==> flow/design.v (excerpt) <==
module cnn_layer1 (
    input          clk,
    input          reset,
    input  [15:0]  pxl_in,
    input          i_data_valid,
    input  [143:0] i_kernel_data,
    output [15:0]  conv_out,
    output         conv_valid,
    output [15:0]  pool_out,
    output         pool_valid
);
    conv_final #(
        .N(28), .M(28), .K(3), .P(2), .P_stride(2), .K_stride(1), .pool(0)
    ) C1 (
        .clk(clk),
        .reset(reset),
        .pxl_in(pxl_in),
        .i_data_valid(i_data_valid),
        .i_kernel_data(i_kernel_data),
        .pxl_out(conv_out),
        .o_data_valid(conv_valid)
    );
    max_pooling #(
        .N(28), .M(28), .K(3), .P(2), .P_stride(2), .K_stride(1), .pool(1)
    ) MP1 (
        .clk(clk),
        .reset(reset),
        .pixel_in(conv_out),
        .i_data_valid(conv_valid),
        .o_max_pooled_pixel(pool_out),
        .o_data_valid(pool_valid)
    );
endmodule
For scale: about 8100 cells after synthesis, roughly 80000 um^2 of cells after synthesis.
make LEC_CHECK=0 CAP_MARGIN=25 CELL_PAD_IN_SITES_DETAIL_PLACEMENT=1 CORE_MARGIN=9 CORE_UTILIZATION=46 CTS_CLUSTER_SIZE=23 GPL_ROUTABILITY_DRIVEN=0 GPL_TIMING_DRIVEN=1 HOLD_SLACK_MARGIN=0.26 MIN_ROUTING_LAYER=met2 SETUP_SLACK_MARGIN=1.19 SLEW_MARGIN=20 finish   # period 8.0 ns
run.sh (not shown) runs the stock make flow with config.mk's settings and CLKGATE_MAP_FILE=.
Rerun with:
Settings changed: CAP_MARGIN 25 to 20, CELL_PAD_IN_SITES_DETAIL_PLACEMENT 1 to unset, CORE_MARGIN 9 to 2, CORE_UTILIZATION 46 to 65, CTS_CLUSTER_SIZE 23 to unset, GPL_ROUTABILITY_DRIVEN 0 to unset, GPL_TIMING_DRIVEN 1 to unset, HOLD_SLACK_MARGIN 0.26 to unset, MIN_ROUTING_LAYER met2 to unset, SETUP_SLACK_MARGIN 1.19 to unset.
Clock period 8.0 ns to 8.29 ns, I/O delays scaled along.
=> Routed wire length shrinks by roughly a tenth; combinational power shrinks by roughly a tenth; utilization grows by 20 points; critical path depth grows by 2; die area shrinks by a quarter to a third; cell count shrinks by a little under a tenth; clock-buffer cell count shrinks by 34; synthesized cell count is unchanged; synthesized area does not change.
Rerun with:
Settings changed: CAP_MARGIN 20 to 25, CELL_PAD_IN_SITES_GLOBAL_PLACEMENT set to 1, CORE_MARGIN 2 to 5, CORE_UTILIZATION 65 to 40, GPL_ROUTABILITY_DRIVEN set to 1, HOLD_SLACK_MARGIN set to 0.09, MIN_ROUTING_LAYER set to met1, SETUP_SLACK_MARGIN set to 2.35, SLEW_MARGIN 20 to 35, TNS_END_PERCENT set to 5.
Clock period 8.29 ns to 11.7 ns, I/O delays scaled along.
=>
- The new run produced a clean layout
- non-clock buffer count came out lower by 71
- setup slack improved by 1.7 ns
- power drops by about 28%
- global-route usage fell by 11 points
- cell count went up by 9.8%
- count of clock-buffer cells in the layout went up by 32
Rerun with:
Settings changed: CAP_MARGIN 25 to 5, CELL_PAD_IN_SITES_DETAIL_PLACEMENT set to 0, CELL_PAD_IN_SITES_GLOBAL_PLACEMENT 1 to 0, CORE_ASPECT_RATIO set to 1.09, CORE_MARGIN 5 to 2, CORE_UTILIZATION 40 to 66, CTS_CLUSTER_SIZE set to 78, GPL_ROUTABILITY_DRIVEN 1 to unset, HOLD_SLACK_MARGIN 0.09 to unset, MAX_ROUTING_LAYER set to met4, MIN_ROUTING_LAYER met1 to unset, SETUP_SLACK_MARGIN 2.35 to unset, SLEW_MARGIN 35 to 20, TNS_END_PERCENT 5 to unset.
Clock period 11.7 ns to 5.4 ns, I/O delays scaled along.
Now the flow produced a layout that fails on setup timing.
Clock skew drops by 0.015 ns.
Combinational power increases to 2.8 times its value.
Flip-flop count is unchanged.
Global-route usage goes up by 16 points.
Register-to-register slack got worse by 5.0 ns.
Worst setup slack is worse by 3.2 ns.
Design area climbs by a little under a tenth.
Hold slack improved by 0.012 ns.
Sequential share of layout area went down by 2.2 points.
Rerun with:
Settings changed: ABC_AREA set to 1, CAP_MARGIN 5 to 20, CELL_PAD_IN_SITES_DETAIL_PLACEMENT 0 to unset, CELL_PAD_IN_SITES_GLOBAL_PLACEMENT 0 to unset, CORE_ASPECT_RATIO 1.09 to unset, CORE_UTILIZATION 66 to 65, CTS_CLUSTER_SIZE 78 to unset, MAX_ROUTING_LAYER met4 to unset, PLACE_DENSITY set to 0.38.
Clock period 5.4 ns to 5.67 ns, I/O delays scaled along.
The new run completed, yet does not pass: setup timing.
Clock skew rises by 0.042 ns.
Cell area rises by 6.1%.
Synthesized cell count rises by 25%.
Via count rises by 22%.
Register-to-register slack improved by 0.23 ns.
Utilization rises by 1.5 points.
Total power falls by 3.7%.
Power and IR drop assume default switching activity.
